==> inputs of delta <==
==> flow/design.v (excerpt) <==
module Benes_8p (input wire [2:0] mp0, mp1, mp2, mp3, mp4, mp5, mp6, mp7,
    input clk,
    output reg [19:0] state
);
Settings: LEC_CHECK=0, ABC_AREA=1, CAP_MARGIN=20, CORE_ASPECT_RATIO=1.39, CORE_MARGIN=2, CORE_UTILIZATION=72, CTS_CLUSTER_DIAMETER=164, CTS_CLUSTER_SIZE=46, MAX_ROUTING_LAYER=met4, PLACE_DENSITY_LB_ADDON=0.19, SETUP_SLACK_MARGIN=0.38, SLEW_MARGIN=20; clock period 1.17 ns.
run.sh (not shown) runs the stock make flow with config.mk's settings and CLKGATE_MAP_FILE=.
==> inputs of ember, as changes to delta <==
- CORE_ASPECT_RATIO: 1.39 -> default
- CTS_CLUSTER_DIAMETER: 164 -> 27
- CTS_CLUSTER_SIZE: 46 -> 34
- PLACE_DENSITY_LB_ADDON: 0.19 -> 0.29
- SETUP_SLACK_MARGIN: 0.38 -> -0.09
==> flow/constraint.sdc (replaced) <==
create_clock -name core_clock -period 1.81 [get_ports {clk}]
set_input_delay 0.3620 -clock core_clock [delete_from_list [all_inputs] [get_ports {clk}]]
set_output_delay 0.3620 -clock core_clock [all_outputs]
set_load 0.01 [all_outputs]
==> results <==
| quantity | delta | ember |
|---|---|---|
| Outcome | stopped before the end | stopped before the end |
| Failing step | clock tree synthesis (4_1_cts) | global routing (5_1_grt) |
| Flip-flop cell with the highest count after synthesis | sky130_fd_sc_hd__dfxtp_1 | sky130_fd_sc_hd__dfxtp_1 |
| Final weighted congestion in routability-driven placement | 1.160 | 1.112 |
| Avg Synthesized Cell Area | 7.918 sq um | 7.918 sq um |
| Dpl cells | 1745 | 1589 |
| Detailed-placement wirelength estimate | 26.84 mm | 21.01 mm |
| Worst-case setup slack after placement | -0.6363 ns | -0.09595 ns |
| Share of synthesized cell area in full adder, half adder and majority cells | 1.300% | 1.300% |
| Core area | 14440 sq um | 14420 sq um |
| Number of flops mapped to enable cells by yosys | 0 | 0 |
| Die height | 147.0 microns | 125.3 microns |
| Effective utilization at floorplan | 73.29% | 73.40% |
| Area fraction of the dominant cell type after synthesis | 52.76% | 52.76% |
| DIE WIDTH | 106.9 microns | 125.3 microns |
| Area share of and-or/or-and cells after synthesis | 11.15% | 11.15% |
| Multiplexer share of the synthesized area | 0% | 0% |
| Chip area | 15700 sq um | 15690 sq um |
| Placement-stage cell area | 13160 sq um | 11460 sq um |
| FP Rows | 52 | 44 |
| Net Count, Synth | 1373 | 1373 |
| Largest area contributor in the netlist | sky130_fd_sc_hd__dfxtp_1 | sky130_fd_sc_hd__dfxtp_1 |

* * *

==> inputs of build 33 <==
Starting RTL as in the previous note.
Settings: LEC_CHECK=0, ABC_AREA=0, CAP_MARGIN=30, CORE_MARGIN=10, CORE_UTILIZATION=47, CTS_CLUSTER_DIAMETER=378, CTS_CLUSTER_SIZE=34, GPL_TIMING_DRIVEN=1, HOLD_SLACK_MARGIN=0.06, MAX_ROUTING_LAYER=met5, MIN_ROUTING_LAYER=met1, PLACE_DENSITY_LB_ADDON=0.07, SETUP_SLACK_MARGIN=0.38, SLEW_MARGIN=20, TNS_END_PERCENT=20; clock period 1.5 ns.
==> inputs of trial 69, as changes to build 33 <==
- ABC_AREA: 0 -> default
- CAP_MARGIN: 30 -> 20
- CORE_MARGIN: 10 -> 2
- CORE_UTILIZATION: 47 -> 58
- CTS_CLUSTER_DIAMETER: 378 -> default
- CTS_CLUSTER_SIZE: 34 -> default
- GPL_TIMING_DRIVEN: 1 -> default
- HOLD_SLACK_MARGIN: 0.06 -> default
- MAX_ROUTING_LAYER: met5 -> default
- MIN_ROUTING_LAYER: met1 -> default
- PLACE_DENSITY_LB_ADDON: 0.07 -> default
- SETUP_SLACK_MARGIN: 0.38 -> default
- TNS_END_PERCENT: 20 -> default
==> flow/constraint.sdc (replaced) <==
create_clock -name core_clock -period 1.32 [get_ports {clk}]
set_input_delay 0.2640 -clock core_clock [delete_from_list [all_inputs] [get_ports {clk}]]
set_output_delay 0.2640 -clock core_clock [all_outputs]
set_load 0.01 [all_outputs]
==> impl_metrics.env <==
# physical design summary
export IMPL_fin_area_mm2=0.0147
export IMPL_setup_viol=21
export IMPL_violatedChecks="negative setup slack"
export IMPL_grtUsageMet3_pct=2.07
export IMPL_fin_ws_ns=-0.371
export IMPL_drt_iter0_markers=766
export IMPL_status="complete, but fails checks"
the above is filed under build 33

==> impl_metrics.env <==
# physical design summary
export IMPL_p_leak_uw=0.00668
export IMPL_status="complete, but fails checks"
export IMPL_violatedChecks="negative setup slack"
export IMPL_grtUsageMet3_pct=4.22
export IMPL_drt_iter0_markers=985
export IMPL_fin_ws_ns=-0.708
export IMPL_hold_buffers=0
export IMPL_setup_viol=48
export IMPL_rsz0062_at_grt="true"
the above is filed under trial 69

